Setup of exp/lagoon:
## OQ1_Stopwatch
module OQ1_Stopwatch(AN, Seg, Dot, CLK, Start, RESET);  
	output [3:0] AN;
	output [6:0] Seg;
	output Dot;
	input CLK, Start, RESET;
	parameter R = 2'b00;
    parameter W = 2'b01;
    parameter C = 2'b10;	
	reg  [11:0] divider_ds;
	reg  [5:0]  divider_ms;
	reg  [6:0]  Seg_Temp;
	reg  [3:0]  D3,D2,D1,D0,D_Temp,AN_Temp;
	reg  [1:0]  state,n_state;
	reg         dp;
	wire        RTC_ds,RTC_ms;
	always @(posedge CLK or posedge RESET) begin
	  if(RESET) divider_ms <= 0;
	  else if(divider_ms==32) divider_ms <= 0;
      else divider_ms <= divider_ms + 1;
    end
    assign RTC_ms = ((divider_ms == 32)?1'b1:1'b0);
	always @(posedge CLK or posedge RESET) begin
      if(RESET) divider_ds <= 0;
      else if(divider_ds==3276) divider_ds <= 0;
      else if(state==C) divider_ds <= divider_ds + 1;
    end
    assign RTC_ds = ((divider_ds == 3276)?1'b1:1'b0);
	always@(posedge CLK or posedge RESET) begin
      if(RESET) begin
        state <= R;
        D3 <= 0;
        D2 <= 0;
        D1 <= 0;
        D0 <= 0;
      end else begin
        state <= n_state;
        if(RTC_ds) begin
          if(D0 == 9) begin
            D0 <= 0;
            if(D1 == 9) begin
              D1 <= 0;
              if(D2 == 9) begin
                D2 <= 0;
                if(D3 == 9) begin
                  D3 <= 0;                  
                end else begin
                  D3 <= D3 + 1;
                end                    
              end else begin
                D2 <= D2 + 1;
              end      
            end else begin
              D1 <= D1 + 1;
            end
          end else begin
            D0 <= D0 + 1;
          end
        end      
      end
    end
    always@(*) begin
      case (state)
  ...
Settings: LEC_CHECK=0, ABC_AREA=0, CAP_MARGIN=20, CELL_PAD_IN_SITES_GLOBAL_PLACEMENT=2, CORE_ASPECT_RATIO=0.56, CORE_MARGIN=2, CORE_UTILIZATION=40, CTS_CLUSTER_DIAMETER=284, GPL_ROUTABILITY_DRIVEN=1, GPL_TIMING_DRIVEN=1, MAX_ROUTING_LAYER=met4, SLEW_MARGIN=20, TNS_END_PERCENT=5; clock period 10.0 ns.
run.sh (not shown) runs the stock make flow with config.mk's settings and CLKGATE_MAP_FILE=.
exp/lagoon completed end to end with timing, DRC and antenna clean.
Changes in exp/pepper relative to exp/lagoon:
Settings: CTS_CLUSTER_SIZE: unset -> 97; GPL_ROUTABILITY_DRIVEN: 1 -> unset; TNS_END_PERCENT: 5 -> 60; GPL_TIMING_DRIVEN: 1 -> 0; ABC_AREA: 0 -> 1; CORE_ASPECT_RATIO: 0.56 -> 0.8; CELL_PAD_IN_SITES_GLOBAL_PLACEMENT: 2 -> 3; CORE_MARGIN: 2 -> 8; CELL_PAD_IN_SITES_DETAIL_PLACEMENT: unset -> 2; CAP_MARGIN: 20 -> 15; CTS_CLUSTER_DIAMETER: 284 -> unset; HOLD_SLACK_MARGIN: unset -> -0.01.
Results
[compare] base=exp/lagoon new=exp/pepper: post-synthesis share of cell area spent on full adders, half adders and majority gates lower; area growth from synthesis to layout went up by 0.48 points; non-clock buffer contribution to total cell area went up 0.99 points.
## Diff of input files: exp/sierra against exp/pepper
Settings: clearing ABC_AREA, which used to be 1; clearing CELL_PAD_IN_SITES_GLOBAL_PLACEMENT, which used to be 3; swapping 15 for 20 in CAP_MARGIN; clearing TNS_END_PERCENT, which used to be 60; clearing MAX_ROUTING_LAYER, which used to be met4; clearing CTS_CLUSTER_SIZE, which used to be 97; clearing GPL_TIMING_DRIVEN, which used to be 0; clearing CELL_PAD_IN_SITES_DETAIL_PLACEMENT, which used to be 2; clearing HOLD_SLACK_MARGIN, which used to be -0.01; swapping 8 for 2 in CORE_MARGIN; clearing CORE_ASPECT_RATIO, which used to be 0.8; swapping 10.0 for 3.94 in the clock period (ns, I/O delays scaled along).
Notes after the runs:
- Relative to exp/pepper, arrival time at the worst endpoint decreased by 0.04 ns in exp/sierra.
- exp/sierra vs exp/pepper, horizontal die dimension went down by 22%.
- The higher number of iterations in the first detailed-routing pass of exp/pepper and exp/sierra is in exp/sierra.
The following lists how exp/raven was set up differently from exp/sierra:
Settings: CORE_UTILIZATION now 54, was 40.
==> results <==
On sequential power, exp/sierra tracks exp/raven almost exactly. Diff exp/sierra -> exp/raven: overall power consumption grew by 0.84%; buffer and inverter count on the worst path did not really move; cell count now smaller; largest incremental delay on the critical path rose 0.02 ns. Cmp exp/raven vs exp/sierra: worst max-slew margin expressed relative to the limit lower in exp/raven. Summary: pre-CTS setup slack, exp/raven worse than exp/sierra.
Relative to exp/raven, the following input files were edited for exp/cedar:
Settings: CTS_CLUSTER_SIZE now 100, previously not set; ABC_AREA now 1, previously not set; CORE_UTILIZATION now 72, was 54; TNS_END_PERCENT now 5, previously not set; the clock period (ns, I/O delays scaled along) now 2.37, was 3.94.
### Flow results
exp/cedar — clock power about 160% higher, exp/raven as reference. Summary of exp/cedar over exp/raven: register-to-register slack went down by 1.15 ns, relative slew slack saw an increase, cell count listed in synth_stat.txt increased 104, power density over cell area moved up, total cell area at the placement stage up 6.7%. The via count reported for exp/cedar is higher than the one for exp/raven. exp/cedar vs. exp/raven: wire length after detailed routing picked up an extra about 17%, cell area after synthesis increased by 150 um^2 relative to the old numbers. In exp/cedar the share of final layout cell area taken by non-clock buffers turned out 0.18 points lower than in exp/raven. The highest cell delay on the worst timing path reported for exp/cedar is smaller than that of exp/raven by 0.06 ns.

---

Setup of build 48:
Starting RTL as in the previous note.
make LEC_CHECK=0 ABC_AREA=1 CAP_MARGIN=20 CORE_MARGIN=2 CORE_UTILIZATION=71 CTS_CLUSTER_DIAMETER=399 CTS_CLUSTER_SIZE=96 SLEW_MARGIN=20 TNS_END_PERCENT=5 finish   # period 2.37 ns
Input-level comparison between build 96 and build 48:
- removing ABC_AREA (formerly 1)
- setting CORE_ASPECT_RATIO to 1.97 for the first time
- removing CTS_CLUSTER_DIAMETER (formerly 399)
- removing TNS_END_PERCENT (formerly 5)
- removing CTS_CLUSTER_SIZE (formerly 96)
- changing CORE_UTILIZATION from 71 to 63
- changing the clock period (ns, I/O delays scaled along) from 2.37 to 10.0
## What came out
Build 48 has a lower sequential portion of the cell area than build 96. Compared build 96 vs build 48, and design area is down in build 96. The sequential power number comes out lower for build 96 vs build 48. Compared build 96 vs build 48, and count of clock-buffer cells in the layout is down in build 96. Build 96 against build 48: internal power summed over all cells went down by 0.84 mW; final core utilization went down by 11 points. Summary of the comparison: critical path depth is higher in build 96, relative to build 48.
Relative to build 96, the following input files were edited for build 9:
- CELL_PAD_IN_SITES_GLOBAL_PLACEMENT now 2, previously not set
- GPL_TIMING_DRIVEN now 0, previously not set
- ABC_AREA now 1, previously not set
- PLACE_DENSITY_LB_ADDON now 0.16, previously not set
- MAX_ROUTING_LAYER now met4, previously not set
- CORE_ASPECT_RATIO no longer set, was 1.97
- TNS_END_PERCENT now 5, previously not set
- CTS_CLUSTER_DIAMETER now 169, previously not set
- GPL_ROUTABILITY_DRIVEN now 0, previously not set
- CORE_UTILIZATION now 40, was 63
==> results <==
- What build 96 reported for vias per cell has to be multiplied by 0.80 to get the figure for build 9.
- In build 9, area fraction in and, or, nand and nor cells is higher than in build 96.
- Going from build 96 to build 9, detailed-placement wirelength estimate shows an increase of 15%, total global routing track utilization lower, internal power summed over all cells rose about 1.3%, xor and xnor area share after synthesis fell by 4.2 points, number of instances in the synthesized netlist rose about 40%.
- Taking build 96 as the reference, in build 9 total wirelength of the detailed-routed design rose about 12%, final clock period utilization by the worst path about even.
- Build 96 → build 9: highest fanout seen on the critical path moved down; core footprint saw an increase.
diff inputs: build 9 => build 8
- SETUP_SLACK_MARGIN: unset -> 2.37
- MAX_ROUTING_LAYER: met4 -> unset
- ABC_AREA: 1 -> unset
- CTS_CLUSTER_DIAMETER: 169 -> 396
- PLACE_DENSITY_LB_ADDON: 0.16 -> unset
- CTS_CLUSTER_SIZE: unset -> 100
- GPL_TIMING_DRIVEN: 0 -> unset
- CELL_PAD_IN_SITES_GLOBAL_PLACEMENT: 2 -> unset
- TNS_END_PERCENT: 5 -> unset
- GPL_ROUTABILITY_DRIVEN: 0 -> unset
--- outcome ---
- For build 9 and build 8, there was not a single run that failed to finish clean.
- Relative to build 9, clock share of power has decreased by 0.2 points in build 8.
- Compared with build 9, cell count after synthesis in build 8 decreased by more than a quarter.
- Count of plain and timing-repair buffers in the layout: build 8 < build 9
Here is what was changed in the inputs of build 13 compared with build 8.
- SETUP_SLACK_MARGIN now -0.35, was 2.37
- CTS_CLUSTER_DIAMETER no longer set, was 396
- CTS_CLUSTER_SIZE no longer set, was 100
- the clock period (ns, I/O delays scaled along) now 3.94, was 10.0
Results
| last weighted congestion value of the routability-driven placer | build 13 vs build 8 | ≈ equal |. | internal cell power | build 13 vs build 8 | worse |. Looking at met3 routed wirelength, build 13 sits 28% lower than build 8 does. From build 8 to build 13 the numbers moved as follows: met1 routed wirelength after detailed routing went up 82 um, design area went up 0.39%, total cell area at the placement stage held.
The inputs of build 86 differ from those of build 13 as listed below.
- SETUP_SLACK_MARGIN removed (was -0.35)
- PLACE_DENSITY_LB_ADDON newly set to 0.0
- ABC_AREA newly set to 1
- CORE_UTILIZATION changed from 40 to 72
- the clock period (ns, I/O delays scaled along) changed from 3.94 to 2.21
==> results <==
Row synthesized-area fraction occupied by and/or/nand/nor cells: build 86 higher / build 13 lower
In the reports for build 13 and build 86, the smaller internal power contribution belongs to build 13.
Path depth of the worst reg2reg path came out exactly the same in build 13 and build 86.
On build 86: die area is about 40% lower than what build 13 gave.
Build 86 vs build 13 — clock group share of total power dropped 1.2 points.
Build 86 vs. build 13: first-pass GRT wire length went up by 19%; final cell count went up by 24%.

---

== run A ==
Starting RTL as in the previous note.
clock: 3.04 ns
lec_check: 0
abc_area: 1
cap_margin: 0
cell_pad_in_sites_global_placement: 2
core_aspect_ratio: 1.71
core_margin: 2
core_utilization: 55
cts_cluster_size: 26
gpl_timing_driven: 0
hold_slack_margin: 0.15
max_routing_layer: met4
min_routing_layer: met2
setup_slack_margin: 0.46
slew_margin: 25
tns_end_percent: 20
Run status, run A: aborted in global placement without I/O (3_1_place_gp_skip_io), error GPL-0301
## Diff of input files: run B against run A
- CORE_UTILIZATION: 55 -> 63
- MIN_ROUTING_LAYER: met2 -> met1
- SETUP_SLACK_MARGIN: 0.46 -> unset
- CAP_MARGIN: 0 -> 20
- SLEW_MARGIN: 25 -> 20
- CORE_ASPECT_RATIO: 1.71 -> 0.81
- CELL_PAD_IN_SITES_GLOBAL_PLACEMENT: 2 -> unset
- PLACE_DENSITY: unset -> 0.47
- CTS_CLUSTER_SIZE: 26 -> 21
- the clock period (ns, I/O delays scaled along): 3.04 -> 2.37
Findings:
The final layout from run B, which completed every stage, passed the timing, DRC and antenna checks at the end of the flow.
Compared with run A, run B improves die size.
Note that the overall die height recorded for run A amounts to 1.5 times the value seen in run B.
Run B vs run A, die boundary width went up by 33%.
Comparing run A against run B, there is no change at all in async set-or-reset flop fraction in the synthesized netlist.
Changes in run C relative to run B:
- clearing ABC_AREA, which used to be 1
- swapping 0.81 for 0.87 in CORE_ASPECT_RATIO
- swapping 63 for 72 in CORE_UTILIZATION
- clearing HOLD_SLACK_MARGIN, which used to be 0.15
- clearing PLACE_DENSITY, which used to be 0.47
- swapping 0 for 1 in GPL_TIMING_DRIVEN
- putting PLACE_DENSITY_LB_ADDON at 0.03 where nothing was set
- swapping 2.37 for 2.85 in the clock period (ns, I/O delays scaled along)
Results
Diff run B -> run C: overall die area -16%, count of different cell masters after synthesis +63%.
Looking at launch point of the critical path, the D_Temp[0]$_DFFE_PP0P_ result is from run B; the D_Temp[1]$_DFFE_PP0P_ one comes from run C.
Utilization was higher in run C than in run B.
Measured against each other, run C and run B differ in final cell count without fillers, the lower figure coming from run C.
Diff run B -> run C: number of nets at floorplan now sits lower; summed area of non-filler cells in the final layout now sits lower; power now sits lower.
Looking at tap cell count, run C sits 23% lower than run B does.
Relative to run B, the global placement routability congestion measured on run C has decreased slightly.
[inputs] run D vs run C
- CTS_CLUSTER_SIZE now 99, was 21
- GPL_TIMING_DRIVEN no longer set, was 1
- MIN_ROUTING_LAYER no longer set, was met1
- CORE_ASPECT_RATIO no longer set, was 0.87
- TNS_END_PERCENT now 5, was 20
- ABC_AREA now 1, previously not set
- MAX_ROUTING_LAYER no longer set, was met4
- PLACE_DENSITY_LB_ADDON no longer set, was 0.03
- the clock period (ns, I/O delays scaled along) now 2.37, was 2.85
==> comparison <==
Going from run C to run D, logic share of the area shrinks by 2.3 points. Lower synthesized cell count was reported by run C, not run D. Distinct cell type count of the synthesized netlist in run D vs run C: down 20. Comparing run D with run C, the sink count of the clock tree came out essentially unchanged. Relative to run C, area fraction of clock buffers and clock inverters increased by 1.8 points in run D. Compare run D and run C | sequential cell area share higher: run C. Run D: met3 capacity usage during global routing is 1.4 points lower than what run C reported. Total design power went up by more than a quarter going from run C to run D. Estimated wirelength of the detail-placed design was higher in the run labelled run D.
Power figures rest on the tool's default switching activity, not on a simulated workload.
